==> flow/design.v <==
    `timescale 1ns / 1ps
    module chip8_cpu (
        input wire clk,
        input wire reset,
        input wire [7:0] mem_data_in,
        input wire [15:0] key_pressed,
        output reg mem_read,
        output reg [11:0] mem_addr_out,
        output reg [7:0] mem_data_out,
        output reg mem_write
    );
        reg [11:0]    pc;
        reg [11:0]    I;
        reg [7:0]     V[0:15];
        reg [15:0]    opcode;
        reg [3:0]     state;
        reg [3:0]     pc_data;
        reg [11:0]    stack[0:15];
        reg [7:0]     opcode_fh;
        reg [7:0]     opcode_sh;
        reg [7:0]     delay_timer,sound_timer; 
        reg [20:0]    one_hz;
        reg [3:0]     i;
        reg [15:0]    lfsr;       
        reg [1:0]     bcd_step;   
        wire [7:0]    vx = V[opcode[11:8]];
        wire [7:0]    vy = V[opcode[7:4]];
        wire [8:0]    add_xy = {1'b0, vx} + {1'b0, vy};
        wire [7:0]    bcd_h = vx / 8'd100;
        wire [7:0]    bcd_t = (vx / 8'd10) % 8'd10;
        wire [7:0]    bcd_o = vx % 8'd10;
        reg  [3:0]    key_idx;
        integer       k;
        always @(*) begin
            key_idx = 4'd0;
            for (k = 15; k >= 0; k = k - 1)
                if (key_pressed[k]) key_idx = k[3:0];
        end
        localparam FETCH1 = 0;
        localparam FETCH1_WAIT = 1;
        localparam FETCH2 = 2;
        localparam FETCH2_WAIT = 3;
        localparam LASTFETCH = 4;
        localparam EXECUTE = 5;
        localparam LASTFETCH_WAIT = 6;
        localparam STORE = 7;
        localparam RETRIEVE = 8;
        localparam RETRIEVE_WAIT = 9;
        localparam RETRIEVE_WAIT2 = 10;
        localparam BCD = 11;
        localparam KEYWAIT = 12;
        always @(posedge clk or posedge reset) begin
            if(reset) begin
                pc <= 12'h200;
                state <= FETCH1;
                opcode <= 0;
                I <= 12'd0;
                opcode_fh <= 0;
                opcode_sh <= 0;
                mem_read <= 0;
                mem_write <= 0;
                delay_timer <= 0;
                pc_data <= 0;
                one_hz <= 0;
                sound_timer <= 0;
                lfsr <= 16'hACE1;
                bcd_step <= 0;
            end else begin
                if (one_hz == 833333) begin  
                    one_hz <= 0;
                    if (delay_timer > 0)
                        delay_timer <= delay_timer - 1;
                    if (sound_timer > 0)
                        sound_timer <= sound_timer - 1;
                end else begin
                    one_hz <= one_hz + 1;
                end
                mem_read <= 0;
                mem_write <= 0;
            case(state)
                FETCH1: begin
                    mem_addr_out <= pc;
                    mem_read <= 1;
                    state <= FETCH1_WAIT;
                end
                FETCH1_WAIT: begin
                    state <= FETCH2;
                end
                FETCH2: begin
                    opcode_fh <= mem_data_in;
                    mem_addr_out <= pc + 1;
                    mem_read <= 1;
                    state <= FETCH2_WAIT;
                end
                FETCH2_WAIT: begin
                    state <= LASTFETCH;
                end
                LASTFETCH: begin
                    opcode_sh <= mem_data_in;
                    state <= LASTFETCH_WAIT;
                end 
                LASTFETCH_WAIT: begin
                    opcode <= {opcode_fh, opcode_sh};
                    state <= EXECUTE;
                end
                EXECUTE: begin
                    pc <= pc + 2;
                    state <= FETCH1;
                    case(opcode[15:12])                     
                        4'h6: begin
                            V[opcode[11:8]] <= opcode[7:0];
                        end
                        4'h7: begin
                            V[opcode[11:8]] <= V[opcode[11:8]] + opcode[7:0];
                        end
                        4'h1: begin
                            pc <= opcode[11:0];
                        end 
                        4'h2: begin
                            stack[pc_data] <= pc + 2;
                            pc <= opcode[11:0];
                            pc_data <= pc_data + 1;
                        end
                        4'h9: begin
                            if (vx != vy)
                                pc <= pc + 4;
                        end
                        4'h5: begin
                            if (vx == vy)
                                pc <= pc + 4;
                        end
                        4'h3: begin
                            if (vx == opcode[7:0])
                                pc <= pc + 4;
                        end
                        4'h4: begin
                            if (vx != opcode[7:0])
                                pc <= pc + 4;
                        end
                        4'h8: begin
                            case(opcode[3:0])
                                4'h0: V[opcode[11:8]] <= vy;
                                4'h1: V[opcode[11:8]] <= vx | vy;
                                4'h2: V[opcode[11:8]] <= vx & vy;
                                4'h3: V[opcode[11:8]] <= vx ^ vy;
                                4'h4: begin
                                    V[opcode[11:8]] <= add_xy[7:0];
                                    V[15] <= {7'd0, add_xy[8]};
                                end
                                4'h5: begin
                                    V[opcode[11:8]] <= vx - vy;
                                    V[15] <= {7'd0, vx >= vy};
                                end
                                4'h6: begin
                                    V[opcode[11:8]] <= vx >> 1;
                                    V[15] <= {7'd0, vx[0]};
                                end 
                                4'h7: begin
                                    V[opcode[11:8]] <= vy - vx;
                                    V[15] <= {7'd0, vy >= vx};
                                end
                                4'hE: begin
                                    V[opcode[11:8]] <= vx << 1;
                                    V[15] <= {7'd0, vx[7]};
                                end
                                default: ;
                            endcase
                        end
                        4'hA: begin 
                            I <= opcode[11:0];
                        end
                        4'hB: begin
                            pc <= opcode[11:0] + {4'd0, V[0]};
                        end
                        4'hC: begin
                            V[opcode[11:8]] <= opcode[7:0] & lfsr[7:0];
                            lfsr <= {lfsr[14:0], lfsr[15] ^ lfsr[13] ^ lfsr[12] ^ lfsr[10]};
                        end
                        4'hE: begin
                            case(opcode[7:0])
                                8'h9E: begin
                                    if (key_pressed[vx[3:0]])
                                        pc <= pc + 4;
                                end
                                8'hA1: begin
                                    if (key_pressed[vx[3:0]] != 1)
                                        pc <= pc + 4;
                                end
                                default: ;
                            endcase        
                        end    
                        4'hF: begin
                            case(opcode[7:0])
                                8'h07: begin
                                    V[opcode[11:8]] <= delay_timer;
                                end
                                8'h0A: begin
                                    pc <= pc;
                                    state <= KEYWAIT;
                                end
                                8'h15: begin
                                    delay_timer <= V[opcode[11:8]];
                                end
                                8'h18: begin
                                    sound_timer <= V[opcode[11:8]];
                                end
                                8'h1E: begin
                                    I <= I + V[opcode[11:8]];
                                end
                                8'h29: begin
                                    I <= {8'd0, vx[3:0]} * 12'd5;
                                end
                                8'h33: begin
                                    pc <= pc;
                                    bcd_step <= 0;
                                    state <= BCD;
                                end
                                8'h55: begin
                                    pc <= pc;
                                    i <= 0;
                                    state <= STORE;
                                end
                                8'h65: begin
                                    pc <= pc;
                                    i <= 0;
                                    state <= RETRIEVE;
                                end 
                                default: ;
                            endcase
                        end
                        4'hD: begin    
                        end
                        4'h0: begin
                            if (opcode[11:0] == 12'h0EE) begin
                                pc <= stack[pc_data - 1];
                                pc_data <= pc_data - 1;
                            end
                        end
                        default: ;
                    endcase 
                end
                STORE: begin 
                    mem_addr_out <= I + i;
                    mem_data_out <= V[i];
                    mem_write <= 1;
                    if (i == opcode[11:8]) begin
                        pc <= pc + 2;
                        state <= FETCH1;
                    end else begin
                        i <= i+1;
                        state <= STORE;
                    end
                end
                RETRIEVE: begin
                    mem_addr_out <= I + i;
                    mem_read <= 1;
                    state <= RETRIEVE_WAIT;
                end
                RETRIEVE_WAIT: begin
                    state <= RETRIEVE_WAIT2;
                end
                RETRIEVE_WAIT2: begin
                  V[i] <= mem_data_in;
                  if (i == opcode[11:8]) begin
                      pc <= pc + 2;
                      state <= FETCH1;
                  end else begin
                      i <= i + 1;
                      state <= RETRIEVE;
                  end
                end
                BCD: begin
                    mem_addr_out <= I + bcd_step;
                    mem_data_out <= (bcd_step == 0) ? bcd_h : (bcd_step == 1) ? bcd_t : bcd_o;
                    mem_write <= 1;
                    if (bcd_step == 2) begin
                        pc <= pc + 2;
                        state <= FETCH1;
                    end else begin
                        bcd_step <= bcd_step + 1;
                    end
                end
                KEYWAIT: begin
                    if (key_pressed != 16'd0) begin
                        V[opcode[11:8]] <= {4'd0, key_idx};
                        pc <= pc + 2;
                        state <= FETCH1;
                    end
                end
                default: state <= FETCH1;
            endcase
          end
        end
    endmodule
==> flow/run.sh <==
#!/bin/bash
# the make line also repeats each setting of config.mk as NAME=value (left out here)
make -C /OpenROAD-flow-scripts/flow DESIGN_CONFIG=/design/flow/config.mk WORK_HOME=/design/flow/orfs CLKGATE_MAP_FILE= finish
==> flow/config.mk <==
export PLATFORM = sky130hd
export DESIGN_NAME = chip8_cpu
export DESIGN_NICKNAME = chip8_cpu
export VERILOG_FILES = /design/flow/design.v
export SDC_FILE = /design/flow/constraint.sdc
export NUM_CORES = 4
export LEC_CHECK = 0
export ABC_AREA = 1
export CAP_MARGIN = 20
export CELL_PAD_IN_SITES_DETAIL_PLACEMENT = 0
export CORE_ASPECT_RATIO = 0.9
export CORE_MARGIN = 2
export CORE_UTILIZATION = 72
export CTS_CLUSTER_DIAMETER = 31
export GPL_ROUTABILITY_DRIVEN = 1
export GPL_TIMING_DRIVEN = 1
export MAX_ROUTING_LAYER = met4
export MIN_ROUTING_LAYER = met2
export PLACE_DENSITY = 0.78
export SETUP_SLACK_MARGIN = 0.26
export SLEW_MARGIN = 20
export TNS_END_PERCENT = 65
==> flow/constraint.sdc <==
create_clock -name core_clock -period 4.7 [get_ports {clk}]
set_input_delay 0.9400 -clock core_clock [delete_from_list [all_inputs] [get_ports {clk}]]
set_output_delay 0.9400 -clock core_clock [all_outputs]
set_load 0.01 [all_outputs]
==> flow_summary.yaml, run 1 <==
# flow metrics
status:
  status: "stopped before the end"
  error_line: "[ERROR GRT-0116] Global routing finished with congestion. Check the congestion regions in the DRC Viewer."
  stop_stage: "global routing (5_1_grt)"
logic_synthesis:
  area_leaders: "edfxtp_1, dfrtp_1, nand2_1"
  flop_cell: "edfxtp_1"
  aoi_share_pct: 15.46
  synth.distinct_cells: 70
  async_reset_ff_share_pct: 26.18
  most_common_cell: "nand2_1"
  synth_warnings: 3
  logic_family: "simple AND/OR/NAND/NOR gates"
  synth.largest_area_cell: "edfxtp_1"
  syn-mean-instance-area_um2: 8.740
  xor_share_pct: 1.439
  ys_ff: 466
  ys_cells: 3144
  ys_top_cells_by_count: "nand2_1, inv_1, edfxtp_1, nor2_1, o21ai_0"
  synth.area.mux_share_pct: 0.2823
  simple_gate_area_share_pct: 21.16
  ys_seq_share_pct: 48.75
  ys_sh_adder_pct: 5.683
  synth_area_um2: 27480
  synth_top_area_share_pct: 37.59
  ys_area_um2: 27480
  edf_count: 344
  synthCells: 3144
  syn_nets: 3290
die:
  dieWidth_um: 209.9
  die_y_um: 189.3
  core_area_um2: 37470
  die-area_um2: 39750
  fp_util_pct: 73.33
  rows: 67
  io_pins: 48
clocking:
  cts_buffers: 75
  cts.path.max_buffers: 3
  clkSinkCount: 466
  cts-root-buf: "clkbuf_16"
  htreeDepth: 3
  holdBufCountCts: 0
place:
  io_buffers: 47
  dpl_cell_area_um2: 31980
  place_inst: 4065
  finalWeightedCongestion: 1.779
  dp_hpwl_um: 78520
global_route:
  grtUsageTotal_pct: 125.1
  overflow: 4905
## metal layers
layer	GRT overflow	global-route usage (%)
met1	-	-
met2	1462	116.7
met3	2951	147.8
met4	492	105.5
met5	-	-
## metrics by stage
stage | total power [W] | setup WS [ps] | TNS [ps]
4_1_cts | 0.01761 | -3882 | -30540
3_5_place_dp | 0.01100 | -4126 | -57060
3_3_place_gp | 0.01068 | -3500 | -43520
2_1_floorplan | 0.008526 | -3354 | -24970
## repair_timing
| action | 4_1_cts |
|---|---|
| resized | 245 |
| cloned | 2 |
| endpoints found under the setup margin | 121 |
| pin swaps | 123 |
| setup buffers | 75 |
==> run 2: changes to the inputs <==
- ABC_AREA: 1 -> default
- CAP_MARGIN: 20 -> 40
- CELL_PAD_IN_SITES_DETAIL_PLACEMENT: 0 -> default
- CELL_PAD_IN_SITES_GLOBAL_PLACEMENT: default -> 1
- CORE_ASPECT_RATIO: 0.9 -> default
- CORE_UTILIZATION: 72 -> 30
- CTS_CLUSTER_DIAMETER: 31 -> default
- CTS_CLUSTER_SIZE: default -> 84
- GPL_ROUTABILITY_DRIVEN: 1 -> 0
- GPL_TIMING_DRIVEN: 1 -> default
- MAX_ROUTING_LAYER: met4 -> default
- MIN_ROUTING_LAYER: met2 -> default
- PLACE_DENSITY: 0.78 -> default
- SETUP_SLACK_MARGIN: 0.26 -> default
- TNS_END_PERCENT: 65 -> 35
- clock period: 4.7 -> 12.0 ns (I/O delays scaled with it)
==> run 2 against run 1 <==
Effect of this change: the run now finishes clean; die size grew 140%; synthesized area grew 2.8%; synthesized cell count shrank 13%.
==> flow_summary.yaml, run 2 <==
# physical design summary
status:
  status: "timing/DRC/antenna clean"
timing:
  tightest_slew_ps: 929.0
  maxSlewViolCount: 0
  setup_viol: 0
  slew_headroom_pct: 37.50
  fin_crit_ps: 11420
  hold_viol_final: 0
  fmax_ghz: 0.08758
  skew_ps: 53.67
  fin_setup_tns_ps: 0
  fin_crit_sh_pct: 95.15
cells_and_area:
  fin_area_um2: 33070
  fin_nets: 2971
  nFillCells: 9319
  syn_to_final_growth_pct: 17.04
clocking:
  clkSinkCount: 466
  cts_buffers: 53
  htreeDepth: 2
  clock_latency_ps: 660
  cts.path.max_buffers: 3
  cts-root-buf: "clkbuf_16"
  holdBufCountCts: 0
  cts_tree: "built"
  path_clk_slew_ps: 60
critical_path:
  crit_path_start_kind: "register"
  cp_slowest_cell: "or4_1"
  cp_num_buf_inv: 3
  crit_path_end_kind: "register"
  slowest_delay_ps: 520
  cp_common_cell: "ha_1"
  rr_worst_depth: 53
  cp_data_required_time_ps: 12400
  r2r_setup_slack_ps: 580
  crit_end: "mem_data_out[2]"
  cpLargestDelayFamily: "AND-OR/OR-AND gates"
  worstPathMaxFanout: 12
  r2r-end: "mem_data_out[2]"
  cp-startpoint: "opcode[9]"
  worstPathArrival_ps: 11820
  critPathKind: "reg -> reg"
  worst-path-stages: 53
  r2r_start: "opcode[9]"
logic_synthesis:
  most_common_cell: "edfxtp_1"
  syn-mean-instance-area_um2: 10.32
  synth.distinct_cells: 108
  logic_family: "AND-OR/OR-AND gates"
  synth_area_um2: 28250
  async_reset_ff_share_pct: 26.18
  ys_ff: 466
  edf_count: 344
  area_leaders: "edfxtp_1, dfrtp_1, ha_1"
  synth_warnings: 3
  syn_nets: 2884
  synthCells: 2738
  ys_area_um2: 28250
  ys_seq_share_pct: 47.42
  simple_gate_area_share_pct: 14.21
  ys_cells: 2738
  aoi_share_pct: 20.66
  synth_top_area_share_pct: 36.56
  ys_top_cells_by_count: "edfxtp_1, nand2_1, nor2_1, o21ai_0, a21oi_1"
  ys_sh_adder_pct: 5.527
  flop_cell: "edfxtp_1"
  xor_share_pct: 3.627
  synth.area.mux_share_pct: 4.765
  synth.largest_area_cell: "edfxtp_1"
power:
  p_clk_w: 0.00185
  irDropWorstVdd_mv: 0.1242
  p_clk_share_pct: 35.9
  pg_comb_w: 0.00134
  p_leak_nw: 12.16
  swShare_pct: 32.88
  seq-power_w: 0.00196
  cellInternalPower_w: 0.003462
  powerDensity_nw_per_um2: 156.0
  switching_power_w: 0.001696
  top_power_group: "sequential cells"
  seqPwrFrac_pct: 38.1
  pwr-share-comb_pct: 26.0
hold_path:
  hp-class: "reg -> reg"
  min-delay-start: "state[7]"
  hold_path_end: "state[4]"
  whs_path_depth: 0
global_route:
  grt_pass1_vias: 23400
  antenna_found_initial: 4
  overflow: 0
  grt_max_degree: 53
  grt_first_pass_wirelength_um: 161200
  grtUsageTotal_pct: 22.20
place:
  io_buffers: 47
  dp_hpwl_um: 79110
  dpl_cell_area_um2: 30870
job:
  max-cap-violations: 0
  openroad.warnings: 68
drt:
  first_pass_iters: 8
  dr_total_vias: 24400
  final_antenna_net_count: 0
  routed_wl_um: 110800
  drt_iter0_drc: 3186
  vias_per_cell: 5.917
  detail_route.drc_violations: 0
  wl_per_cell_um: 26.86
  diodes: 0
die:
  die-area_um2: 96640
  io_pins: 48
  core_area_um2: 93330
  dieWidth_um: 310.9
  die_y_um: 310.9
  rows: 112
  fp_util_pct: 30.27
## run 2: layer usage
| metal | global-route usage (%) | share of wire [%] |
|---|---|---|
| met5 | 0.9387 | 0.15 |
| met2 | 32.31 | 42 |
| met4 | 7.444 | 3.6 |
| met3 | 5.212 | 10 |
| met1 | 32.07 | 44 |
## run 2: per-stage QoR
step	util [%]	hold WS (ps)	power [W]	cells	setup WS, ps
6_report	35.43	297.9	0.005157	4124	581.5
5_1_grt	35.43	310.0	0.005368	4124	-33.13
4_1_cts	35.26	297.5	0.005150	4110	3.133
3_5_place_dp	33.08	336.5	0.003292	4010	-306.9
3_3_place_gp	32.73	333.8	0.003275	3981	225.0
2_1_floorplan	-	331.2	0.002834	2738	801.0
## run 2: timing repair
| action | CTS | global route |
|---|---|---|
| setup buffers | 0 | 7 |
| setup endpoints to repair | 3 | 8 |
| pin swaps | 0 | 3 |
| gates resized | 6 | 16 |
| endpoints found under the hold margin | 0 | 0 |
## run 2: layout make-up
cell class | instances | area [um^2] | share of cell area (%)
inverters | 94 | 370.4 | 1.120
well taps | 1254 | 1569 | 4.745
clock buffers | 61 | 1408 | 4.257
repair buffers | 202 | 1744 | 5.275
flip-flops and latches | 466 | 13410 | 40.54
multi-input cells | 2008 | 13970 | 42.26
clock inverters | 39 | 596.8 | 1.805
==> run 3: changes to the inputs <==
- ABC_AREA: default -> 1
- CAP_MARGIN: 40 -> 20
- CELL_PAD_IN_SITES_GLOBAL_PLACEMENT: 1 -> default
- CORE_UTILIZATION: 30 -> 72
- CTS_CLUSTER_DIAMETER: default -> 396
- CTS_CLUSTER_SIZE: 84 -> 100
- GPL_ROUTABILITY_DRIVEN: 0 -> default
- PLACE_DENSITY: default -> 0.38
- SETUP_SLACK_MARGIN: default -> 1.9
- TNS_END_PERCENT: 35 -> 10
- clock period: 12.0 -> 6.55 ns (I/O delays scaled with it)
==> run 3 against run 2 <==
Effect of this change: the flow now stops in global routing (5_1_grt); die size is 59% lower; synthesized cell count grew 15%; synthesized area is 2.7% lower.
==> flow_summary.yaml, run 3 <==
# flow metrics
logic_synthesis:
  area_leaders: "edfxtp_1, dfrtp_1, nand2_1"
  flop_cell: "edfxtp_1"
  async_reset_ff_share_pct: 26.18
  ys_area_um2: 27480
  synthCells: 3144
  simple_gate_area_share_pct: 21.16
  aoi_share_pct: 15.46
  xor_share_pct: 1.439
  edf_count: 344
  synth_warnings: 3
  synth.largest_area_cell: "edfxtp_1"
  synth_top_area_share_pct: 37.59
  synth_area_um2: 27480
  logic_family: "simple AND/OR/NAND/NOR gates"
  ys_seq_share_pct: 48.75
  ys_cells: 3144
  syn-mean-instance-area_um2: 8.740
  ys_sh_adder_pct: 5.683
  most_common_cell: "nand2_1"
  ys_top_cells_by_count: "nand2_1, inv_1, edfxtp_1, nor2_1, o21ai_0"
  ys_ff: 466
  syn_nets: 3290
  synth.distinct_cells: 70
  synth.area.mux_share_pct: 0.2823
clocking:
  clkSinkCount: 466
  cts_buffers: 8
  holdBufCountCts: 0
  cts.path.max_buffers: 3
  cts-root-buf: "clkbuf_16"
  htreeDepth: 1
place:
  finalWeightedCongestion: 1.352
  dp_hpwl_um: 72350
  io_buffers: 47
  place_inst: 3893
  dpl_cell_area_um2: 30480
status:
  stop_stage: "global routing (5_1_grt)"
  error_line: "[ERROR GRT-0232] Routing congestion too high. Check the congestion heatmap in the GUI."
  status: "stopped before the end"
die:
  rows: 71
  core_area_um2: 37670
  io_pins: 48
  die_y_um: 199.4
  fp_util_pct: 72.95
  dieWidth_um: 199.4
  die-area_um2: 39740
global_route:
  overflow: 29
  grtUsageTotal_pct: 67.59
run 3: metal layers:
| metal | track usage [%] | overflow |
|---|---|---|
| met5 | 38.95 | 0 |
| met4 | 51.60 | 9 |
| met3 | 53.49 | 1 |
| met2 | 81.04 | 18 |
| met1 | 74.50 | 1 |
run 3: stage by stage:
stage          utilization [%]  setup WS (ps)
3_3_place_gp             80.85          -1695
3_5_place_dp             80.93          -2230
4_1_cts                  83.36          -1859
2_1_floorplan                -          -1504
run 3: timing repair:
action | CTS
pin swaps | 58
buffers inserted | 53
gates resized | 69
endpoints found under the setup margin | 129
==> run 4: changes to the inputs <==
- CELL_PAD_IN_SITES_DETAIL_PLACEMENT: default -> 0
- CORE_ASPECT_RATIO: default -> 1.03
- CORE_UTILIZATION: 72 -> 55
- CTS_CLUSTER_DIAMETER: 396 -> default
- CTS_CLUSTER_SIZE: 100 -> default
- GPL_ROUTABILITY_DRIVEN: default -> 1
- GPL_TIMING_DRIVEN: default -> 1
- MAX_ROUTING_LAYER: default -> met4
- MIN_ROUTING_LAYER: default -> met1
- PLACE_DENSITY: 0.38 -> default
- SETUP_SLACK_MARGIN: 1.9 -> 1.75
- TNS_END_PERCENT: 10 -> default
- clock period: 6.55 -> 6.97 ns (I/O delays scaled with it)
==> run 4 against run 3 <==
Effect of this change: die size up 30%; synthesized cell count unchanged; synthesized area did not move; the layout now fails its checks (negative setup slack).
==> flow_summary.yaml, run 4 <==
# physical design summary
status:
  status: "failed layout checks"
  so_faults: "negative setup slack"
drt:
  final_antenna_net_count: 0
  routed_wl_um: 110900
  drt_iter0_drc: 4201
  first_pass_iters: 6
  wl_per_cell_um: 26.23
  dr_total_vias: 27310
  vias_per_cell: 6.458
  detail_route.drc_violations: 0
logic_synthesis:
  ys_area_um2: 27480
  logic_family: "simple AND/OR/NAND/NOR gates"
  syn_nets: 3290
  synth_area_um2: 27480
  ys_seq_share_pct: 48.75
  synthCells: 3144
  flop_cell: "edfxtp_1"
  synth.distinct_cells: 70
  simple_gate_area_share_pct: 21.16
  async_reset_ff_share_pct: 26.18
  ys_sh_adder_pct: 5.683
  synth.largest_area_cell: "edfxtp_1"
  ys_ff: 466
  xor_share_pct: 1.439
  synth.area.mux_share_pct: 0.2823
  most_common_cell: "nand2_1"
  synth_top_area_share_pct: 37.59
  ys_top_cells_by_count: "nand2_1, inv_1, edfxtp_1, nor2_1, o21ai_0"
  area_leaders: "edfxtp_1, dfrtp_1, nand2_1"
  syn-mean-instance-area_um2: 8.740
  synth_warnings: 3
  ys_cells: 3144
  aoi_share_pct: 15.46
  edf_count: 344
clocking:
  path_clk_slew_ps: 70
  clkSinkCount: 466
  holdBufCountCts: 0
  cts.path.max_buffers: 3
  cts-root-buf: "clkbuf_16"
  htreeDepth: 2
  cts_buffers: 49
  clock_latency_ps: 620
  cts_tree: "built"
global_route:
  overflow: 0
  antenna_found_initial: 3
  grt_max_degree: 50
  grt_first_pass_wirelength_um: 160300
  grtUsageTotal_pct: 43.02
  grt_pass1_vias: 25510
cells_and_area:
  fin_nets: 3692
  nFillCells: 3828
  syn_to_final_growth_pct: 24.22
die:
  io_pins: 48
  dieWidth_um: 224.2
  fp_util_pct: 55.36
  die_y_um: 230.9
  core_area_um2: 49640
  die-area_um2: 51770
  rows: 83
job:
  openroad.warnings: 72
  max-cap-violations: 0
timing:
  whs_ps: 346.7
  fin_crit_ps: 8756
  skew_ps: 34.31
  slew_headroom_pct: 17.29
  setup_viol: 8
  fin_crit_sh_pct: 125.6
  fin_ws_ps: -1786
  maxSlewViolCount: 0
  grt_setup_unrepaired: "true"
  fin_setup_tns_ps: -13570
  fmax_ghz: 0.1142
  tightest_slew_ps: 1236
  hold_viol_final: 0
place:
  dp_hpwl_um: 81930
  finalWeightedCongestion: 1.107
  dpl_worst_slack_ps: -1874
  io_buffers: 47
hold_path:
  hp-class: "reg -> reg"
  hold_path_end: "state[4]"
  whs_path_depth: 0
  min-delay-start: "state[7]"
power:
  switching_power_w: 0.004295
  p_leak_nw: 14.25
  pg_comb_w: 0.00459
  powerDensity_nw_per_um2: 313.6
  top_power_group: "combinational logic"
  swShare_pct: 40.12
  pwr-share-comb_pct: 42.9
  seq-power_w: 0.00348
  p_clk_w: 0.00264
  p_clk_share_pct: 24.6
  cellInternalPower_w: 0.006409
  irDropWorstVdd_mv: 0.2574
  seqPwrFrac_pct: 32.5
critical_path:
  worstPathArrival_ps: 9100
  crit_path_end_kind: "register"
  r2r_setup_slack_ps: -1790
  rr_worst_depth: 67
  cp_num_buf_inv: 17
  cp_slowest_cell: "dfrtp_1"
  crit_path_start_kind: "register"
  crit_end: "mem_data_out[1]"
  r2r_start: "opcode[8]"
  cp_common_cell: "nand2_4"
  worst-path-stages: 67
  slowest_delay_ps: 420
  worstPathMaxFanout: 6
  cpLargestDelayFamily: "simple AND/OR/NAND/NOR gates"
  critPathKind: "reg -> reg"
  r2r-end: "mem_data_out[1]"
  cp_data_required_time_ps: 7320
  cp-startpoint: "opcode[8]"
run 4: layout make-up:
cell class,instances,area [um^2],area share [%]
Antenna cell,4,10.01,0.02932
Clock buffer,59,1277,3.742
Clock inverter,33,325.3,0.9530
Inverter,451,1740,5.099
Multi-Input combinational cell,2163,13200,38.66
Sequential cell,466,13400,39.26
Tap cell,637,797.0,2.335
Timing Repair Buffer,415,3387,9.922
run 4: per-layer routing:
metal  track usage [%]  vias to the layer above  wire [um]
met3             10.40                      428      14660
met1             58.71                    13040      44230
li1                  -                    11760          -
met4             16.95                        0       5915
met2             62.04                     2075      46100
met5                 -                        -          0
run 4: metrics by stage:
step / util, % / cells / total power, W / area (um^2)
final: 68.77 / 4228 / 0.01070 / 34140
after global routing: 68.76 / 4226 / 0.01110 / 34130
after CTS: 66.99 / 4183 / 0.01016 / 33250
after detailed placement: 61.89 / 4023 / 0.007168 / 30720
after global placement: 61.83 / 4022 / 0.007013 / 30690
after floorplan: - / 3144 / 0.005749 / 27660
run 4: timing repair:
item / CTS / global route
setup buffers: 68 / 39
endpoints found under the setup margin: 125 / 111
gates resized: 109 / 132
pin swaps: 60 / 91
gates cloned: 0 / 2
hold endpoints to repair: 0 / 0
==> run 5: changes to the inputs <==
- ABC_AREA: 1 -> default
- CELL_PAD_IN_SITES_DETAIL_PLACEMENT: 0 -> default
- CORE_ASPECT_RATIO: 1.03 -> default
- CORE_UTILIZATION: 55 -> 61
- GPL_ROUTABILITY_DRIVEN: 1 -> default
- GPL_TIMING_DRIVEN: 1 -> default
- MAX_ROUTING_LAYER: met4 -> default
- MIN_ROUTING_LAYER: met1 -> default
- SETUP_SLACK_MARGIN: 1.75 -> 2.27
- clock period: 6.97 -> 8.07 ns (I/O delays scaled with it)
==> run 5 against run 4 <==
Effect of this change: still fails the layout checks on negative setup slack; count of clock-buffer cells in the layout decreased by 1; worst hold slack improved by 6.0 ps; non-clock buffer count decreased by 35; highest routed layer is now met5.
==> flow_summary.yaml, run 5 <==
# physical design summary
cells_and_area:
  logic_area_um2: 14310
  nFillCells: 3087
  fin_nets: 3143
  syn_to_final_growth_pct: 18.33
  fin_area_um2: 33430
  seq_area_um2: 13400
logic_synthesis:
  xor_share_pct: 3.627
  ys_sh_adder_pct: 5.527
  synth.area.mux_share_pct: 4.765
  async_reset_ff_share_pct: 26.18
  area_leaders: "edfxtp_1, dfrtp_1, ha_1"
  aoi_share_pct: 20.66
  synth_top_area_share_pct: 36.56
  ys_seq_share_pct: 47.42
  edf_count: 344
  ys_top_cells_by_count: "edfxtp_1, nand2_1, nor2_1, o21ai_0, a21oi_1"
  syn-mean-instance-area_um2: 10.32
  ys_cells: 2738
  syn_nets: 2884
  simple_gate_area_share_pct: 14.21
  synth_area_um2: 28250
  synthCells: 2738
  ys_ff: 466
  flop_cell: "edfxtp_1"
  ys_area_um2: 28250
  most_common_cell: "edfxtp_1"
  logic_family: "AND-OR/OR-AND gates"
  synth_warnings: 3
  synth.largest_area_cell: "edfxtp_1"
  synth.distinct_cells: 108
global_route:
  grt_first_pass_wirelength_um: 158600
  overflow: 0
  grt_pass1_vias: 25360
  antenna_found_initial: 3
  grt_max_degree: 74
  grtUsageTotal_pct: 44.59
critical_path:
  worstPathArrival_ps: 10700
  rr_worst_depth: 55
  r2r_setup_slack_ps: -2290
  cp-startpoint: "opcode[8]"
  worstPathMaxFanout: 6
  cp_slowest_cell: "dfrtp_2"
  crit_end: "mem_data_out[2]"
  cpLargestDelayFamily: "AND-OR/OR-AND gates"
  crit_path_start_kind: "register"
  cp_num_buf_inv: 5
  cp_data_required_time_ps: 8410
  critPathKind: "reg -> reg"
  crit_path_end_kind: "register"
  worst-path-stages: 55
  slowest_delay_ps: 470
  r2r_start: "opcode[8]"
  r2r-end: "mem_data_out[2]"
die:
  die_y_um: 219.2
  core_area_um2: 45580
  rows: 78
  io_pins: 48
  fp_util_pct: 61.99
  die-area_um2: 48050
  dieWidth_um: 219.2
power:
  swShare_pct: 34.15
  seqPwrFrac_pct: 38.6
  seq-power_w: 0.00291
  cellInternalPower_w: 0.004978
  p_clk_share_pct: 29.8
  irDropWorstVdd_mv: 0.3000
  p_leak_nw: 12.87
  powerDensity_nw_per_um2: 226.2
  switching_power_w: 0.002582
  pwr-share-comb_pct: 31.7
  p_clk_w: 0.00225
  top_power_group: "sequential cells"
  pg_comb_w: 0.00239
timing:
  fin_ws_ps: -2291
  fmax_ghz: 0.09651
  maxSlewViolCount: 0
  slew_headroom_pct: 24.99
  setup_viol: 8
  grt_setup_unrepaired: "true"
  tightest_slew_ps: 1125
  fin_crit_sh_pct: 128.4
  fin_crit_ps: 10360
  hold_viol_final: 0
  skew_ps: 11.99
drt:
  detail_route.drc_violations: 0
  routed_wl_um: 108000
  first_pass_iters: 6
  wl_per_cell_um: 29.67
  drt_iter0_drc: 4670
  final_antenna_net_count: 0
  vias_per_cell: 7.301
  dr_total_vias: 26570
place:
  dpl_cell_area_um2: 31100
  dp_hpwl_um: 75550
  finalWeightedCongestion: 1.064
  dpl_worst_slack_ps: -2199
  io_buffers: 47
clocking:
  cts-root-buf: "clkbuf_16"
  cts.path.max_buffers: 3
  clock_latency_ps: 600
  htreeDepth: 2
  cts_tree: "built"
  cts_buffers: 47
  holdBufCountCts: 0
  path_clk_slew_ps: 70
  clkSinkCount: 466
status:
  so_faults: "negative setup slack"
  status: "failed layout checks"
hold_path:
  min-delay-start: "state[10]"
  hold_path_end: "state[2]"
  hp-class: "reg -> reg"
  whs_path_depth: 0
job:
  max-cap-violations: 0
  openroad.warnings: 73
[run 5: area by class of cell]
class                           instances  share of cell area (%)
Inverter                               94                   1.119
Antenna cell                            4                 0.02994
Tap cell                              600                   2.246
Sequential cell                       466                   40.09
Clock buffer                           58                   3.672
Multi-Input combinational cell       2008                   42.82
Timing Repair Buffer                  380                   9.095
Clock inverter                         29                  0.9357
[run 5: routing by layer]
metal	up-vias	routed length, um	track usage, %
li1	10980	-	-
met1	12660	39370	59.86
met2	2395	46220	65.68
met3	527	15520	12.54
met4	4	6847	24.12
met5	-	14	0
[run 5: timing repair]
action / in CTS / in global routing
endpoints found under the setup margin: 14 / 77
pin swaps: 36 / 11
buffers inserted: 41 / 15
resized: 39 / 25
[run 5: stage by stage]
stage	power [W]	std cells	hold slack, ps	util, %	TNS [ps]
after floorplan	0.004253	2738	331.2	-	-14030
after global placement	0.004977	3492	332.9	68.22	-13380
after detailed placement	0.005043	3492	339.6	68.23	-15990
after CTS	0.007376	3620	352.9	72.74	-13430
after global routing	0.007773	3635	362.0	73.33	-19870
final	0.007561	3639	352.7	73.35	-16970
==> run 6: changes to the inputs <==
- CORE_UTILIZATION: 61 -> 30
- CTS_CLUSTER_SIZE: default -> 84
- GPL_ROUTABILITY_DRIVEN: default -> 0
- SETUP_SLACK_MARGIN: 2.27 -> default
- TNS_END_PERCENT: default -> 80
- clock period: 8.07 -> 12.0 ns (I/O delays scaled with it)
==> run 6 against run 5 <==
Effect of this change: now clean on timing, DRC and antenna; non-clock buffer count down 211; count of clock-buffer cells in the layout rose by 13; register-to-register slack improved by 3000 ps; global-route usage shrank 24 points; critical path type unchanged; flip-flop count unchanged; clock skew is 45 ps higher.
==> flow_summary.yaml, run 6 <==
# physical design summary
timing:
  tightest_slew_ps: 1308
  skew_ps: 56.76
  fin_setup_tns_ps: 0
  maxSlewViolCount: 0
  slew_headroom_pct: 12.80
  fin_crit_sh_pct: 94.22
  setup_viol: 0
  fin_crit_ps: 11310
  fmax_ghz: 0.08845
  hold_viol_final: 0
power:
  pwr-share-comb_pct: 26.7
  power.total_w: 0.004929
  seq-power_w: 0.00196
  swShare_pct: 33.16
  seqPwrFrac_pct: 39.9
  switching_power_w: 0.001634
  top_power_group: "sequential cells"
  powerDensity_nw_per_um2: 152.0
  p_clk_share_pct: 33.5
  p_leak_nw: 11.83
  p_clk_w: 0.00165
  pg_comb_w: 0.00131
  cellInternalPower_w: 0.003294
  irDropWorstVdd_mv: 0.1435
die:
  die-area_um2: 96640
  rows: 112
  io_pins: 48
  fp_util_pct: 30.27
  core_area_um2: 93330
  die_y_um: 310.9
  dieWidth_um: 310.9
critical_path:
  cp_data_required_time_ps: 12340
  cp_slowest_cell: "dfrtp_4"
  r2r_setup_slack_ps: 690
  cp_num_buf_inv: 3
  crit_path_start_kind: "register"
  r2r_start: "opcode[8]"
  cp-startpoint: "opcode[8]"
  crit_path_end_kind: "register"
  worst-path-stages: 53
  crit_end: "mem_data_out[2]"
  worstPathArrival_ps: 11640
  cpLargestDelayFamily: "AND-OR/OR-AND gates"
  cp_common_cell: "ha_1"
  r2r-end: "mem_data_out[2]"
  critPathKind: "reg -> reg"
  slowest_delay_ps: 580
  rr_worst_depth: 53
  worstPathMaxFanout: 17
logic_synthesis:
  ys_area_um2: 28250
  most_common_cell: "edfxtp_1"
  simple_gate_area_share_pct: 14.21
  ys_cells: 2738
  synth.area.mux_share_pct: 4.765
  ys_ff: 466
  area_leaders: "edfxtp_1, dfrtp_1, ha_1"
  xor_share_pct: 3.627
  syn_nets: 2884
  logic_family: "AND-OR/OR-AND gates"
  synth.distinct_cells: 108
  syn-mean-instance-area_um2: 10.32
  ys_top_cells_by_count: "edfxtp_1, nand2_1, nor2_1, o21ai_0, a21oi_1"
  ys_sh_adder_pct: 5.527
  synth.largest_area_cell: "edfxtp_1"
  synth_area_um2: 28250
  async_reset_ff_share_pct: 26.18
  aoi_share_pct: 20.66
  edf_count: 344
  synth_warnings: 3
  ys_seq_share_pct: 47.42
  synthCells: 2738
  synth_top_area_share_pct: 36.56
  flop_cell: "edfxtp_1"
drt:
  detail_route.drc_violations: 0
  dr_wl_met3_um: 12070
  wl_met1_um: 42930
  diodes: 0
  drt_iter0_drc: 3866
  wl_met2_um: 41800
  dr_total_vias: 24230
  first_pass_iters: 10
  wl_per_cell_um: 24.85
  final_antenna_net_count: 0
  routed_wl_um: 101600
  highest_layer: "met4"
  vias_per_cell: 5.927
clocking:
  holdBufCountCts: 0
  cts_buffers: 52
  clock_latency_ps: 640
  cts.path.max_buffers: 3
  cts_tree: "built"
  path_clk_slew_ps: 70
  htreeDepth: 2
  cts-root-buf: "clkbuf_16"
  clkSinkCount: 466
cells_and_area:
  fin_nets: 2937
  fin_area_um2: 32420
  nFillCells: 9404
  syn_to_final_growth_pct: 14.77
job:
  openroad.warnings: 68
  max-cap-violations: 0
global_route:
  grt_max_degree: 68
  grt_first_pass_wirelength_um: 150700
  grt_pass1_vias: 22810
  antenna_found_initial: 1
  overflow: 0
  grtUsageTotal_pct: 20.35
hold_path:
  hold_path_end: "state[5]"
  hp-class: "reg -> reg"
  whs_path_depth: 0
  min-delay-start: "state[8]"
status:
  status: "timing/DRC/antenna clean"
place:
  io_buffers: 47
  dpl_cell_area_um2: 30520
  dp_hpwl_um: 71020
-- run 6: what timing repair did --
item	CTS	global route
setup endpoints to repair	4	7
buffers inserted	0	10
endpoints found under the hold margin	0	0
gates cloned	0	0
pin swaps	0	5
resized	4	16
-- run 6: through the flow --
| step | instances | util, % | hold WS [ps] | setup WS, ps |
|---|---|---|---|---|
| 3_5_place_dp | 3980 | 32.71 | 336.5 | -219.9 |
| 5_1_grt | 4089 | 34.74 | 357.6 | -37.88 |
| 2_1_floorplan | 2738 | - | 331.2 | 801.0 |
| 3_3_place_gp | 3978 | 32.69 | 332.9 | 63.03 |
| 4_1_cts | 4078 | 34.60 | 351.7 | 74.75 |
| 6_report | 4089 | 34.74 | 351.4 | 693.9 |
-- run 6: area by class of cell --
type / count / area [um^2] / area share (%)
Timing Repair Buffer: 169 / 1379 / 4.253
Inverter: 94 / 370.4 / 1.142
Sequential cell: 466 / 13410 / 41.35
Clock buffer: 71 / 1393 / 4.295
Clock inverter: 27 / 359.1 / 1.108
Multi-Input combinational cell: 2008 / 13940 / 43.01
Tap cell: 1254 / 1569 / 4.839
-- run 6: per-layer routing --
layer | global-route usage, % | vias to the layer above
li1 | - | 10570
met1 | 28.68 | 11760
met2 | 29.12 | 1574
met3 | 5.752 | 334
met4 | 8.388 | 0
met5 | 0 | -
==> run 7: changes to the inputs <==
- ABC_AREA: default -> 1
- CORE_UTILIZATION: 30 -> 58
- CTS_CLUSTER_SIZE: 84 -> default
- GPL_ROUTABILITY_DRIVEN: 0 -> default
- TNS_END_PERCENT: 80 -> default
- clock period: 12.0 -> 6.54 ns (I/O delays scaled with it)
==> run 7 against run 6 <==
Effect of this change: now fails the layout checks on negative setup slack; worst hold slack got worse by 6.8 ps; cell area is 5.1% higher; fmax increased by 11%; clock skew is 33 ps lower; highest routed layer is now met5.
==> flow_summary.yaml, run 7 <==
# physical design summary
status:
  status: "failed layout checks"
  so_faults: "negative setup slack"
clocking:
  cts_buffers: 48
  cts.path.max_buffers: 3
  clock_latency_ps: 620
  path_clk_slew_ps: 70
  clkSinkCount: 466
  cts_tree: "built"
  htreeDepth: 2
  cts-root-buf: "clkbuf_16"
  holdBufCountCts: 0
cells_and_area:
  seq_area_um2: 13400
  fin_nets: 3710
  logic_area_um2: 12920
  nFillCells: 3148
  syn_to_final_growth_pct: 24.04
  layoutNonFillerInstCount: 4217
critical_path:
  slowest_delay_ps: 850
  crit_end: "mem_data_out[5]"
  cp_common_cell: "nand2_4"
  worstPathArrival_ps: 10550
  worst-path-stages: 65
  r2r_setup_slack_ps: -3680
  crit_path_start_kind: "register"
  cp_num_buf_inv: 11
  cpLargestDelayFamily: "simple AND/OR/NAND/NOR gates"
  rr_worst_depth: 65
  worstPathMaxFanout: 6
  critPathKind: "reg -> reg"
  cp-startpoint: "opcode[8]"
  crit_path_end_kind: "register"
  cp_slowest_cell: "o21ai_0"
  r2r-end: "mem_data_out[5]"
  cp_data_required_time_ps: 6870
  r2r_start: "opcode[8]"
power:
  seq-power_w: 0.00370
  irDropWorstVdd_mv: 0.3030
  swShare_pct: 39.45
  powerDensity_nw_per_um2: 349.7
  p_leak_nw: 14.32
  p_clk_share_pct: 26.5
  cellInternalPower_w: 0.007218
  pwr-share-comb_pct: 42.4
  switching_power_w: 0.004702
  pg_comb_w: 0.00506
  p_clk_w: 0.00316
  top_power_group: "combinational logic"
  seqPwrFrac_pct: 31.0
drt:
  drt_iter0_drc: 4986
  routed_wl_um: 118200
  dr_total_vias: 28570
  wl_per_cell_um: 28.02
  first_pass_iters: 19
  final_antenna_net_count: 0
  detail_route.drc_violations: 0
  vias_per_cell: 6.774
logic_synthesis:
  most_common_cell: "nand2_1"
  ys_area_um2: 27480
  syn_nets: 3290
  flop_cell: "edfxtp_1"
  synth.distinct_cells: 70
  logic_family: "simple AND/OR/NAND/NOR gates"
  ys_sh_adder_pct: 5.683
  synth_warnings: 3
  ys_ff: 466
  edf_count: 344
  syn-mean-instance-area_um2: 8.740
  ys_seq_share_pct: 48.75
  synthCells: 3144
  area_leaders: "edfxtp_1, dfrtp_1, nand2_1"
  ys_cells: 3144
  synth.area.mux_share_pct: 0.2823
  synth.largest_area_cell: "edfxtp_1"
  aoi_share_pct: 15.46
  synth_top_area_share_pct: 37.59
  xor_share_pct: 1.439
  ys_top_cells_by_count: "nand2_1, inv_1, edfxtp_1, nor2_1, o21ai_0"
  simple_gate_area_share_pct: 21.16
  async_reset_ff_share_pct: 26.18
  synth_area_um2: 27480
global_route:
  grtUsageTotal_pct: 45.56
  busiest_layer: "met2"
  grt_util_met2_pct: 67.66
  grt.met3_usage_pct: 14.14
  overflow: 0
  antenna_found_initial: 6
  grt_pass1_vias: 26920
  grt_max_degree: 61
  grt_first_pass_wirelength_um: 167600
  met1_usage_pct: 60.17
timing:
  slew_headroom_pct: 16.66
  fin_ws_ps: -3679
  whs_ps: 344.7
  maxSlewViolCount: 0
  skew_ps: 23.33
  fin_crit_sh_pct: 156.3
  hold_viol_final: 0
  setup_viol: 8
  fin_setup_tns_ps: -28840
  grt_setup_unrepaired: "true"
  fmax_ghz: 0.09786
  tightest_slew_ps: 1250
  fin_crit_ps: 10220
die:
  rows: 79
  die-area_um2: 49140
  io_pins: 48
  fp_util_pct: 58.90
  die_y_um: 221.7
  core_area_um2: 46650
  dieWidth_um: 221.7
hold_path:
  hp-class: "reg -> reg"
  hold_path_end: "state[2]"
  whs_path_depth: 0
  min-delay-start: "state[10]"
job:
  openroad.warnings: 72
  max-cap-violations: 0
place:
  place_inst: 4026
  dpl_worst_slack_ps: -2281
  dp_hpwl_um: 82880
  finalWeightedCongestion: 1.093
  io_buffers: 47
-- run 7: per-stage QoR --
stage,util [%],instance area [um^2],power (W)
floorplan,-,27660,0.006127
global placement,66.24,30900,0.007509
detailed placement,66.27,30920,0.007653
CTS,71.70,33450,0.01116
global route,73.03,34070,0.01225
finish,73.06,34090,0.01192
-- run 7: layer usage --
layer | part of all wire (%) | up-vias | wire [um]
met3 | 15 | 731 | 18310
met2 | 42 | 2666 | 49100
met1 | 35 | 13340 | 41810
li1 | - | 11820 | -
met5 | 0.13 | - | 148
met4 | 7.4 | 10 | 8788
-- run 7: timing repair --
| action | 4_1_cts | 5_1_grt |
|---|---|---|
| pin swaps | 47 | 63 |
| resized | 56 | 79 |
| endpoints found under the hold margin | 0 | 0 |
| endpoints found under the setup margin | 8 | 8 |
| buffers inserted | 71 | 24 |
-- run 7: layout make-up --
class | count | share of cell area [%]
inverter | 451 | 5.077
sequential | 466 | 39.30
clock inverter | 29 | 1.428
timing repair buffer | 434 | 10.18
multi-input combinational | 2163 | 37.90
antenna | 6 | 0.04405
tap | 607 | 2.228
clock buffer | 61 | 3.851
==> run 8: changes to the inputs <==
- CELL_PAD_IN_SITES_DETAIL_PLACEMENT: default -> 0
- CORE_ASPECT_RATIO: default -> 1.08
- CORE_UTILIZATION: 58 -> 72
- CTS_CLUSTER_DIAMETER: default -> 61
- GPL_ROUTABILITY_DRIVEN: default -> 1
- GPL_TIMING_DRIVEN: default -> 1
- MAX_ROUTING_LAYER: default -> met4
- MIN_ROUTING_LAYER: default -> met1
- PLACE_DENSITY: default -> 0.79
- SETUP_SLACK_MARGIN: default -> 0.95
- clock period: 6.54 -> 9.61 ns (I/O delays scaled with it)
==> run 8 against run 7 <==
Effect of this change: the flow now stops in global routing (5_1_grt); synthesized cell count unchanged; synthesized area unchanged; die size down 19%.
==> flow_summary.yaml, run 8 <==
# flow metrics
die:
  fp_util_pct: 72.74
  core_area_um2: 37780
  rows: 74
  die-area_um2: 39750
  die_y_um: 207.0
  dieWidth_um: 192.0
  io_pins: 48
clocking:
  holdBufCountCts: 0
  cts-root-buf: "clkbuf_16"
  cts.path.max_buffers: 3
  htreeDepth: 2
  cts_buffers: 47
  clkSinkCount: 466
status:
  stop_stage: "global routing (5_1_grt)"
  status: "stopped before the end"
  error_line: "[ERROR GRT-0232] Routing congestion too high. Check the congestion heatmap in the GUI."
global_route:
  grtUsageTotal_pct: 70.51
  overflow: 43
logic_synthesis:
  simple_gate_area_share_pct: 21.16
  edf_count: 344
  xor_share_pct: 1.439
  ys_ff: 466
  area_leaders: "edfxtp_1, dfrtp_1, nand2_1"
  synth.largest_area_cell: "edfxtp_1"
  synth_warnings: 3
  synth.distinct_cells: 70
  ys_top_cells_by_count: "nand2_1, inv_1, edfxtp_1, nor2_1, o21ai_0"
  aoi_share_pct: 15.46
  flop_cell: "edfxtp_1"
  logic_family: "simple AND/OR/NAND/NOR gates"
  ys_cells: 3144
  ys_sh_adder_pct: 5.683
  synth_top_area_share_pct: 37.59
  syn-mean-instance-area_um2: 8.740
  synthCells: 3144
  syn_nets: 3290
  synth.area.mux_share_pct: 0.2823
  synth_area_um2: 27480
  ys_area_um2: 27480
  ys_seq_share_pct: 48.75
  async_reset_ff_share_pct: 26.18
  most_common_cell: "nand2_1"
place:
  dp_hpwl_um: 77020
  dpl_cell_area_um2: 28980
  finalWeightedCongestion: 1.224
  io_buffers: 47
-- run 8: per-layer routing --
| metal | GRT usage [%] | GRT overflow |
|---|---|---|
| met1 | 76.08 | 0 |
| met2 | 85.14 | 22 |
| met3 | 52.54 | 1 |
| met4 | 54.83 | 20 |
| met5 | - | - |
-- run 8: through the flow --
step	instances	worst slack, ps
after global placement	3703	138.8
after CTS	3873	915.0
after detailed placement	3706	-607.8
after floorplan	3144	1217
-- run 8: timing repair --
item	4_1_cts
buffers inserted	80
hold endpoints to repair	0
endpoints found under the setup margin	8
gates resized	91
pin swaps	54
==> run 9: changes to the inputs <==
- CORE_UTILIZATION: 72 -> 68
- SETUP_SLACK_MARGIN: 0.95 -> 1.88
- clock period: 9.61 -> 7.23 ns (I/O delays scaled with it)
==> run 9 against run 8 <==
Effect of this change: now fails the layout checks on negative setup slack; synthesized area stayed put; synthesized cell count stayed put; die size is 5.8% higher.
==> flow_summary.yaml, run 9 <==
# physical design summary
power:
  p_clk_share_pct: 24.9
  seq-power_w: 0.00336
  p_clk_w: 0.00254
  seqPwrFrac_pct: 32.9
  top_power_group: "combinational logic"
  irDropWorstVdd_mv: 0.3169
  cellInternalPower_w: 0.006060
  pwr-share-comb_pct: 42.2
  pg_comb_w: 0.00430
  switching_power_w: 0.004138
  powerDensity_nw_per_um2: 305.0
  power.total_w: 0.01020
  p_leak_nw: 14.00
  swShare_pct: 40.57
drt:
  first_pass_iters: 30
  dr_total_vias: 28650
  drt_iter0_drc: 5377
  detail_route.drc_violations: 0
  wl_per_cell_um: 27.27
  routed_wl_um: 110700
  final_antenna_net_count: 0
  vias_per_cell: 7.059
timing:
  hold_viol_final: 0
  grt_setup_unrepaired: "true"
  tightest_slew_ps: 1157
  fin_ws_ps: -1843
  skew_ps: 26.96
  setup_viol: 8
  maxSlewViolCount: 0
  fmax_ghz: 0.1102
  fin_crit_sh_pct: 125.5
  slew_headroom_pct: 22.61
  fin_crit_ps: 9073
logic_synthesis:
  xor_share_pct: 1.439
  aoi_share_pct: 15.46
  syn_nets: 3290
  syn-mean-instance-area_um2: 8.740
  async_reset_ff_share_pct: 26.18
  synthCells: 3144
  ys_sh_adder_pct: 5.683
  ys_ff: 466
  ys_area_um2: 27480
  synth_warnings: 3
  synth_area_um2: 27480
  edf_count: 344
  area_leaders: "edfxtp_1, dfrtp_1, nand2_1"
  logic_family: "simple AND/OR/NAND/NOR gates"
  synth.largest_area_cell: "edfxtp_1"
  synth.area.mux_share_pct: 0.2823
  most_common_cell: "nand2_1"
  ys_top_cells_by_count: "nand2_1, inv_1, edfxtp_1, nor2_1, o21ai_0"
  flop_cell: "edfxtp_1"
  simple_gate_area_share_pct: 21.16
  synth.distinct_cells: 70
  ys_cells: 3144
  synth_top_area_share_pct: 37.59
  ys_seq_share_pct: 48.75
global_route:
  grt_max_degree: 76
  antenna_found_initial: 1
  grtUsageTotal_pct: 52.94
  grt_pass1_vias: 27060
  overflow: 0
  grt_first_pass_wirelength_um: 160000
critical_path:
  worstPathMaxFanout: 6
  rr_worst_depth: 73
  crit_end: "mem_data_out[5]"
  cp_data_required_time_ps: 7550
  cp_slowest_cell: "dfrtp_1"
  cpLargestDelayFamily: "simple AND/OR/NAND/NOR gates"
  cp-startpoint: "opcode[11]"
  r2r_setup_slack_ps: -1840
  crit_path_start_kind: "register"
  cp_num_buf_inv: 18
  slowest_delay_ps: 420
  r2r-end: "mem_data_out[5]"
  worst-path-stages: 73
  critPathKind: "reg -> reg"
  r2r_start: "opcode[11]"
  crit_path_end_kind: "register"
  worstPathArrival_ps: 9390
clocking:
  cts-root-buf: "clkbuf_16"
  path_clk_slew_ps: 70
  cts.path.max_buffers: 3
  cts_buffers: 48
  clock_latency_ps: 620
  cts_tree: "built"
  htreeDepth: 2
  holdBufCountCts: 0
  clkSinkCount: 466
job:
  openroad.warnings: 71
  max-cap-violations: 0
cells_and_area:
  syn_to_final_growth_pct: 21.69
  fin_area_um2: 33440
  nFillCells: 2208
  fin_nets: 3658
status:
  status: "failed layout checks"
  so_faults: "negative setup slack"
place:
  finalWeightedCongestion: 1.249
  dpl_worst_slack_ps: -1683
  dpl_cell_area_um2: 30410
  io_buffers: 47
  dp_hpwl_um: 75200
die:
  rows: 76
  die_y_um: 212.9
  dieWidth_um: 197.4
  io_pins: 48
  core_area_um2: 39840
  die-area_um2: 42040
  fp_util_pct: 68.97
hold_path:
  hp-class: "reg -> reg"
  hold_path_end: "state[4]"
  min-delay-start: "state[7]"
  whs_path_depth: 0
run 9: metrics by stage:
| stage | std cells | hold WS, ps | setup TNS [ps] | utilization [%] |
|---|---|---|---|---|
| 6_report | 4059 | 351.7 | -13270 | 83.92 |
| 5_1_grt | 4059 | 370.0 | -15490 | 83.92 |
| 4_1_cts | 4021 | 351.5 | -8342 | 82.07 |
| 3_5_place_dp | 3876 | 337.3 | -12350 | 76.32 |
| 3_3_place_gp | 3876 | 331.7 | -8246 | 76.31 |
| 2_1_floorplan | 3144 | 331.2 | -4735 | - |
run 9: cell type report:
type                    count  area (um^2)  area share, %
flip-flops and latches    466        13400          40.07
diodes                      1        2.502       0.007484
inverters                 451         1749          5.231
multi-input cells        2163        12970          38.79
clock inverters            25        295.3         0.8831
well taps                 507        634.4          1.897
clock buffers              64         1281          3.832
repair buffers            382         3107          9.291
run 9: metal layers:
layer | routed length (um) | vias to the layer above | GRT usage (%) | share of wire, %
li1 | - | 11730 | - | -
met1 | 36280 | 13040 | 64.42 | 33
met2 | 45550 | 2949 | 75.15 | 41
met3 | 18990 | 941 | 19.44 | 17
met4 | 9867 | 0 | 32.77 | 8.9
met5 | 0 | - | - | 0
run 9: timing repair:
action	in CTS	in global routing
setup endpoints to repair	109	125
setup buffers	56	33
gates resized	82	93
pin swaps	50	51
==> run 10: changes to the inputs <==
- ABC_AREA: 1 -> default
- CELL_PAD_IN_SITES_DETAIL_PLACEMENT: 0 -> default
- CORE_ASPECT_RATIO: 1.08 -> default
- CORE_UTILIZATION: 68 -> 72
- CTS_CLUSTER_DIAMETER: 61 -> default
- GPL_ROUTABILITY_DRIVEN: 1 -> default
- GPL_TIMING_DRIVEN: 1 -> default
- MAX_ROUTING_LAYER: met4 -> default
- MIN_ROUTING_LAYER: met1 -> default
- PLACE_DENSITY: 0.79 -> 0.4
- SETUP_SLACK_MARGIN: 1.88 -> default
- TNS_END_PERCENT: default -> 5
- clock period: 7.23 -> 8.25 ns (I/O delays scaled with it)
==> run 10 against run 9 <==
Effect of this change: still fails the layout checks on negative setup slack; routed wire length rose by 0.80%; core utilization rose by 0.32 points; global-route usage is 1.0 points higher; clock power down 16%; power shrank 29%; sequential share of layout area is 1.1 points higher; count of clock-buffer cells in the layout rose by 2.
==> flow_summary.yaml, run 10 <==
# physical design summary
status:
  status: "failed layout checks"
  so_faults: "negative setup slack"
logic_synthesis:
  syn-mean-instance-area_um2: 10.32
  most_common_cell: "edfxtp_1"
  aoi_share_pct: 20.66
  synth.largest_area_cell: "edfxtp_1"
  area_leaders: "edfxtp_1, dfrtp_1, ha_1"
  simple_gate_area_share_pct: 14.21
  edf_count: 344
  synth.distinct_cells: 108
  logic_family: "AND-OR/OR-AND gates"
  syn_nets: 2884
  ys_top_cells_by_count: "edfxtp_1, nand2_1, nor2_1, o21ai_0, a21oi_1"
  synthCells: 2738
  ys_seq_share_pct: 47.42
  ys_cells: 2738
  ys_ff: 466
  synth_area_um2: 28250
  flop_cell: "edfxtp_1"
  ys_area_um2: 28250
  synth_warnings: 3
  synth_top_area_share_pct: 36.56
  synth.area.mux_share_pct: 4.765
  async_reset_ff_share_pct: 26.18
  ys_sh_adder_pct: 5.527
  xor_share_pct: 3.627
die:
  dieWidth_um: 202.1
  core_area_um2: 38650
  fp_util_pct: 73.10
  io_pins: 48
  die_y_um: 202.1
  die-area_um2: 40840
  rows: 72
power:
  seq-power_w: 0.00287
  powerDensity_nw_per_um2: 222.5
  p_clk_share_pct: 29.5
  swShare_pct: 34.97
  pwr-share-comb_pct: 30.9
  power.total_w: 0.007243
  p_clk_w: 0.00214
  switching_power_w: 0.002533
  pg_comb_w: 0.00224
  irDropWorstVdd_mv: 0.2628
  top_power_group: "sequential cells"
  p_leak_nw: 12.50
  seqPwrFrac_pct: 39.6
  cellInternalPower_w: 0.004710
clocking:
  cts_buffers: 46
  cts.path.max_buffers: 3
  clock_latency_ps: 620
  cts_tree: "built"
  holdBufCountCts: 0
  path_clk_slew_ps: 70
  htreeDepth: 2
  clkSinkCount: 466
  cts-root-buf: "clkbuf_16"
hold_path:
  hp-class: "reg -> reg"
  whs_path_depth: 0
  hold_path_end: "state[4]"
  min-delay-start: "state[7]"
place:
  io_buffers: 47
  dp_hpwl_um: 73370
  finalWeightedCongestion: 1.106
job:
  openroad.warnings: 76
  max-cap-violations: 0
global_route:
  grt_pass1_vias: 27210
  grt_first_pass_wirelength_um: 165100
  overflow: 0
  grtUsageTotal_pct: 53.99
  antenna_found_initial: 2
  grt_max_degree: 79
timing:
  slew_headroom_pct: 20.21
  whs_ps: 358.9
  fin_crit_sh_pct: 123.9
  fmax_ghz: 0.09779
  grt_setup_unrepaired: "true"
  maxSlewViolCount: 0
  fin_ws_ps: -1976
  fin_crit_ps: 10230
  tightest_slew_ps: 1189
  skew_ps: 43.53
  fin_setup_tns_ps: -14250
  setup_viol: 8
  hold_viol_final: 0
critical_path:
  slowest_delay_ps: 480
  cp_slowest_cell: "mux4_2"
  critPathKind: "reg -> reg"
  worstPathMaxFanout: 11
  crit_path_end_kind: "register"
  cpLargestDelayFamily: "AND-OR/OR-AND gates"
  r2r_start: "opcode[11]"
  cp_num_buf_inv: 3
  worst-path-stages: 54
  crit_path_start_kind: "register"
  r2r-end: "mem_data_out[2]"
  rr_worst_depth: 54
  cp_data_required_time_ps: 8600
  r2r_setup_slack_ps: -1980
  cp-startpoint: "opcode[11]"
  crit_end: "mem_data_out[2]"
  worstPathArrival_ps: 10570
drt:
  detail_route.drc_violations: 0
  wl_per_cell_um: 32.00
  routed_wl_um: 111600
  vias_per_cell: 7.997
  drt_iter0_drc: 6326
  first_pass_iters: 22
  final_antenna_net_count: 0
  dr_total_vias: 27890
cells_and_area:
  syn_to_final_growth_pct: 15.24
  fin_nets: 3077
-- run 10: what timing repair did --
action | in CTS | in global routing
setup buffers | 13 | 9
pin swaps | 28 | 26
resized | 21 | 15
endpoints found under the setup margin | 8 | 8
-- run 10: per-layer routing --
layer / track usage (%) / share of wire [%]
met3: 23.93 / 18
met2: 78.31 / 41
met1: 66.46 / 32
met4: 32.85 / 8.9
met5: 1.548 / 0.13
-- run 10: cell type report --
class	instances	area, um^2
Fill cell	1987	6090
Inverter	94	370.4
Sequential cell	466	13400
Clock buffer	66	1277
Antenna cell	1	2.502
Clock inverter	19	182.7
Timing Repair Buffer	315	2515
Multi-Input combinational cell	2008	14160
Tap cell	518	648.1
-- run 10: through the flow --
step | cell area [um^2] | std cells | utilization [%] | worst slack [ps]
6_report | 32560 | 3487 | 84.24 | -1976
5_1_grt | 32560 | 3487 | 84.24 | -2402
4_1_cts | 32390 | 3477 | 83.81 | -1671
3_5_place_dp | 30720 | 3379 | 79.50 | -1967
3_3_place_gp | 30700 | 3377 | 79.45 | -1603
2_1_floorplan | 28410 | 2738 | - | -1896
==> run 11: changes to the inputs <==
- ABC_AREA: default -> 1
- CELL_PAD_IN_SITES_DETAIL_PLACEMENT: default -> 0
- CORE_ASPECT_RATIO: default -> 1.08
- CORE_UTILIZATION: 72 -> 68
- CTS_CLUSTER_DIAMETER: default -> 61
- GPL_ROUTABILITY_DRIVEN: default -> 1
- GPL_TIMING_DRIVEN: default -> 1
- MAX_ROUTING_LAYER: default -> met4
- MIN_ROUTING_LAYER: default -> met1
- PLACE_DENSITY: 0.4 -> default
- PLACE_DENSITY_LB_ADDON: default -> 0.2
- SETUP_SLACK_MARGIN: default -> 2.14
- TNS_END_PERCENT: 5 -> default
- clock period: 8.25 -> 7.23 ns (I/O delays scaled with it)
==> run 11 against run 10 <==
Effect of this change: still fails the layout checks on negative setup slack; non-clock buffer count up 40; clock skew fell by 2.5 ps; power increased by 42%; clock power up 21%; routed wire length up 1.5%.
==> flow_summary.yaml, run 11 <==
# physical design summary
hold_path:
  whs_path_depth: 0
  min-delay-start: "state[7]"
  hold_path_end: "state[4]"
  hp-class: "reg -> reg"
global_route:
  antenna_found_initial: 6
  grtUsageTotal_pct: 53.69
  grt_max_degree: 80
  grt_first_pass_wirelength_um: 161200
  grt_pass1_vias: 26880
  overflow: 0
clocking:
  clock_latency_ps: 630
  clkSinkCount: 466
  cts.path.max_buffers: 3
  path_clk_slew_ps: 70
  cts_tree: "built"
  htreeDepth: 2
  cts-root-buf: "clkbuf_16"
  cts_buffers: 47
critical_path:
  r2r_setup_slack_ps: -1830
  crit_path_end_kind: "register"
  crit_path_start_kind: "register"
  crit_end: "mem_data_out[1]"
  worst-path-stages: 69
  cp_num_buf_inv: 11
  r2r-end: "mem_data_out[1]"
  cp_slowest_cell: "dfrtp_1"
  rr_worst_depth: 69
  cpLargestDelayFamily: "simple AND/OR/NAND/NOR gates"
  worstPathMaxFanout: 6
  slowest_delay_ps: 430
  critPathKind: "reg -> reg"
  cp-startpoint: "opcode[9]"
  r2r_start: "opcode[9]"
  cp_data_required_time_ps: 7560
  worstPathArrival_ps: 9390
drt:
  drt_iter0_drc: 5429
  routed_wl_um: 113200
  vias_per_cell: 7.114
  final_antenna_net_count: 0
  first_pass_iters: 13
  dr_total_vias: 28730
  wl_per_cell_um: 28.04
  detail_route.drc_violations: 0
power:
  powerDensity_nw_per_um2: 309.2
  power.total_w: 0.01031
  cellInternalPower_w: 0.006104
  swShare_pct: 40.78
  seqPwrFrac_pct: 32.6
  pg_comb_w: 0.00436
  switching_power_w: 0.004204
  irDropWorstVdd_mv: 0.6828
  top_power_group: "combinational logic"
  pwr-share-comb_pct: 42.3
  p_clk_share_pct: 25.2
  seq-power_w: 0.00336
  p_clk_w: 0.00259
  p_leak_nw: 13.91
timing:
  fmax_ghz: 0.1104
  grt_setup_unrepaired: "true"
  setup_viol: 8
  maxSlewViolCount: 0
  skew_ps: 41.02
  fin_crit_ps: 9058
  fin_crit_sh_pct: 125.3
  slew_headroom_pct: 13.03
  fin_setup_tns_ps: -13070
  hold_viol_final: 0
  tightest_slew_ps: 1272
  fin_ws_ps: -1828
cells_and_area:
  syn_to_final_growth_pct: 21.31
  seq_area_um2: 13400
  logic_area_um2: 13030
  nFillCells: 2165
  fin_nets: 3631
logic_synthesis:
  ys_ff: 466
  aoi_share_pct: 15.46
  flop_cell: "edfxtp_1"
  synth_area_um2: 27480
  synthCells: 3144
  most_common_cell: "nand2_1"
  synth_warnings: 3
  simple_gate_area_share_pct: 21.16
  synth.area.mux_share_pct: 0.2823
  synth.largest_area_cell: "edfxtp_1"
  ys_sh_adder_pct: 5.683
  ys_cells: 3144
  syn_nets: 3290
  area_leaders: "edfxtp_1, dfrtp_1, nand2_1"
  synth_top_area_share_pct: 37.59
  syn-mean-instance-area_um2: 8.740
  synth.distinct_cells: 70
  ys_top_cells_by_count: "nand2_1, inv_1, edfxtp_1, nor2_1, o21ai_0"
  ys_area_um2: 27480
  ys_seq_share_pct: 48.75
  logic_family: "simple AND/OR/NAND/NOR gates"
  async_reset_ff_share_pct: 26.18
  edf_count: 344
  xor_share_pct: 1.439
job:
  max-cap-violations: 0
  openroad.warnings: 70
place:
  io_buffers: 47
  dp_hpwl_um: 76340
  finalWeightedCongestion: 1.223
die:
  io_pins: 48
  fp_util_pct: 68.97
  die-area_um2: 42040
  dieWidth_um: 197.4
  rows: 76
  die_y_um: 212.9
  core_area_um2: 39840
status:
  status: "failed layout checks"
  so_faults: "negative setup slack"
==> run 11: final cells by class <==
type	count	share of cell area [%]
Sequential cell	466	40.20
Clock buffer	62	3.907
Tap cell	507	1.903
Timing Repair Buffer	355	8.591
Clock inverter	26	1.006
Multi-Input combinational cell	2164	39.09
Inverter	451	5.251
Antenna cell	7	0.05255
==> run 11: repair_timing <==
item	CTS	global route
hold buffers	0	0
hold endpoints to repair	0	0
setup buffers	40	31
pin swaps	57	66
resized	95	113
setup endpoints to repair	126	128
gates cloned	0	3
==> run 11: metrics by stage <==
step           area [um^2]  std cells  setup WS (ps)  hold slack (ps)  utilization, %
5_1_grt              33340       4038          -2124            354.0           83.67
3_3_place_gp         30280       3864          -1058            333.4           75.99
2_1_floorplan        27660       3144         -823.5            331.2               -
4_1_cts              32610       3995          -1172            346.6           81.85
6_report             33340       4038          -1828            340.9           83.67
3_5_place_dp         30320       3867          -1495            335.6           76.11
==> run 11: routing by layer <==
metal,track usage (%),routed length [um]
met5,-,0
met1,61.20,34890
met3,17.45,17860
met4,42.21,12810
met2,78.44,47660
Power figures rest on the tool's default switching activity, not on a simulated workload.
